Setup of run 1:
// reciprocal_float
module reciprocal_float(
    input clk, rst,
    input start,
    input [31:0] x,
    output [31:0] out,
    output done, zero_flag
);
Settings: LEC_CHECK=0, ABC_AREA=1, CAP_MARGIN=10, CORE_ASPECT_RATIO=0.5, CORE_MARGIN=6, CORE_UTILIZATION=40, CTS_CLUSTER_DIAMETER=25, CTS_CLUSTER_SIZE=100, SLEW_MARGIN=20, TNS_END_PERCENT=35; clock period 11.0 ns.
run.sh (not shown) runs the stock make flow with config.mk's settings and CLKGATE_MAP_FILE=.
[inputs] run 2 vs run 1
Settings: CTS_CLUSTER_DIAMETER: 25 -> 173; CAP_MARGIN: 10 -> 20; CORE_UTILIZATION: 40 -> 20.
### Flow results
- In summary, run 2 completed successfully, with a layout that passed the timing, DRC and antenna checks.
- In run 2, the fraction of power consumed by the clock network came out 0.3 points below the value in run 1.
- Sort run 1 and run 2 by layout buffer count excluding clock buffers, ascending, and run 2 comes first.
- Per the comparison of run 2 with run 1, core utilization moved down; count of vias placed by the detailed router down about 2.3%.
- Between run 1 and run 2, total wire length after detailed routing is higher for run 1, run 2 comes in under that.
- In the metrics for run 1 and run 2, the one carrying the higher total routing usage reported by global routing is run 1.
- Hold slack essentially unchanged between run 2 and run 1.
- Re number of placed instances, taps included: run 2 is 318 up on run 1.
The inputs of run 3 differ from those of run 2 as listed below.
Settings: a deleted CTS_CLUSTER_DIAMETER that had been 173; a deleted CORE_ASPECT_RATIO that had been 0.5; a deleted CTS_CLUSTER_SIZE that had been 100; a deleted TNS_END_PERCENT that had been 35; a change of CORE_MARGIN from 6 to 2; a change of CORE_UTILIZATION from 20 to 72; a change of the clock period (ns, I/O delays scaled along) from 11.0 to 2.0.
--- outcome ---
Tool error DPL-0038 stopped run 3 during 3_5_place_dp; no final results.
On sequential element share of the synthesized area, run 3 tracks run 2 almost exactly.
Net count entering floorplan: run 2 vs run 3 identical
Against run 2 as the reference, run 3 delivers a higher last weighted congestion value of the routability-driven placer.
Per the comparison of run 3 with run 2, post-synthesis area per instance has remained practically unchanged; yosys stat chip area has remained practically unchanged.
Taking run 2 as the reference, in run 3 die area fell by 73%, share of the core filled by cells before placement +54 points, floorplan die height moved down.
Diff run 2 -> run 3: area of the core went down by about 70%; number of placement rows decreased about 25%.


Starting RTL as in the previous note.
Design reciprocal_float, start of the top module:
module reciprocal_float(
    input clk, rst,
    input start,
    input [31:0] x,
    output [31:0] out,
    output done, zero_flag
);
export LEC_CHECK = 0
export ABC_AREA = 1
export CAP_MARGIN = 30
export CELL_PAD_IN_SITES_GLOBAL_PLACEMENT = 2
export CORE_ASPECT_RATIO = 0.74
export CORE_MARGIN = 8
export CORE_UTILIZATION = 19
export CTS_CLUSTER_SIZE = 47
export GPL_ROUTABILITY_DRIVEN = 1
export GPL_TIMING_DRIVEN = 0
export MAX_ROUTING_LAYER = met5
export MIN_ROUTING_LAYER = met2
export PLACE_DENSITY = 0.65
export SLEW_MARGIN = 25
export TNS_END_PERCENT = 30
create_clock -name core_clock -period 11.4 [get_ports {clk}]
The baseline completed with no timing, DRC or antenna violations.
Then changed:
Settings changed: ABC_AREA 1 to default, CAP_MARGIN 30 to 20, CELL_PAD_IN_SITES_GLOBAL_PLACEMENT 2 to default, CORE_ASPECT_RATIO 0.74 to 0.73, CORE_MARGIN 8 to 2, CORE_UTILIZATION 19 to 61, CTS_CLUSTER_SIZE 47 to default, GPL_ROUTABILITY_DRIVEN 1 to default, GPL_TIMING_DRIVEN 0 to default, MIN_ROUTING_LAYER met2 to default, PLACE_DENSITY 0.65 to default, SETUP_SLACK_MARGIN from default to 3.11, SLEW_MARGIN 25 to 20, TNS_END_PERCENT 30 to 35.
After rerunning: The changed run passed the timing, DRC and antenna checks. First-iteration DRC count is lower by about 50%. Setup slack gets worse by 0.57 ns. Combinational power is lower by 43%. Sequential power is lower by about 4%. Non-clock buffer count is lower by 54. Flip-flop count stays the same. Power is lower by about 15%. Fmax is lower by about 9%. Design area is lower by 10%.


reciprocal_float again, from the RTL that the note above started with.
clock: 9.74 ns
lec_check: 0
cap_margin: 20
cell_pad_in_sites_detail_placement: 1
cell_pad_in_sites_global_placement: 2
core_margin: 2
core_utilization: 22
gpl_routability_driven: 0
gpl_timing_driven: 0
max_routing_layer: met5
min_routing_layer: met1
place_density_lb_addon: 0.14
setup_slack_margin: 0.47
slew_margin: 40
tns_end_percent: 15
The baseline produced a clean layout.
Change:
Settings changed: CELL_PAD_IN_SITES_DETAIL_PLACEMENT 1 to not set, CELL_PAD_IN_SITES_GLOBAL_PLACEMENT 2 to not set, CORE_UTILIZATION 22 to 65, GPL_ROUTABILITY_DRIVEN 0 to not set, GPL_TIMING_DRIVEN 0 to not set, MAX_ROUTING_LAYER met5 to not set, MIN_ROUTING_LAYER met1 to not set, PLACE_DENSITY_LB_ADDON 0.14 to not set, SETUP_SLACK_MARGIN 0.47 to not set, SLEW_MARGIN 40 to 20, TNS_END_PERCENT 15 to not set.
Clock period 9.74 ns to 5.14 ns, I/O delays scaled along.
Now the flow reached the layout checks and failed them: setup timing.
Final cell count goes down by about a fifth.
Flip-flop count is unchanged.
Non-clock buffer count climbs by 59.
Worst setup slack loses 3200 ps.
Final area grows by a few percent.
Sequential share of layout area went down by 0.88 points.
Utilization rises by 55 points.
Sequential power increases by well over a third.
Power rose by well over a third.
Hold slack loses 14 ps.
Via count went up by a few percent.


job 9673:
Starting RTL as in the previous note.
make LEC_CHECK=0 ABC_AREA=1 CAP_MARGIN=20 CORE_ASPECT_RATIO=1.45 CORE_MARGIN=2 CORE_UTILIZATION=72 CTS_CLUSTER_DIAMETER=363 CTS_CLUSTER_SIZE=10 PLACE_DENSITY=0.42 SETUP_SLACK_MARGIN=0.58 SLEW_MARGIN=35 finish   # period 1.96 ns
Job 9673 terminated abnormally: detailed placement reported DPL-0038.
Edits applied to the flow inputs when going from job 9673 to job 286:
Settings: CTS_CLUSTER_SIZE: 10 -> unset; CORE_ASPECT_RATIO: 1.45 -> unset; CTS_CLUSTER_DIAMETER: 363 -> unset; SETUP_SLACK_MARGIN: 0.58 -> unset; SLEW_MARGIN: 35 -> 20; PLACE_DENSITY: 0.42 -> unset; the clock period (ns, I/O delays scaled along): 1.96 -> 6.54.
Findings:
Every stage of the flow completed for job 286, and the final layout passed the timing, DRC and antenna checks.
Job 286 against job 9673: routability congestion estimate from global placement went up by 2.4%, post-synthesis share of cell area spent on full adders, half adders and majority gates held steady, cell total in the yosys stat output held, area inside the core boundary decreased by about 1.2% relative to the old numbers.
Diff job 286 and job 9673: initial core utilization higher in job 286
Job 9673 -> job 286: synthesized-area fraction occupied by and/or/nand/nor cells delta 0, exact match
In the flow results for job 286 and job 9673, the number of placement rows is larger on job 9673.
Die extent in y, job 286 and job 9673, higher one = job 9673.
From job 9673 to job 286, synthesized cell count did not move at all.
The die area was comparable across job 286 and job 9673.
No activity file was given, so power comes from the tool's default toggle rates.
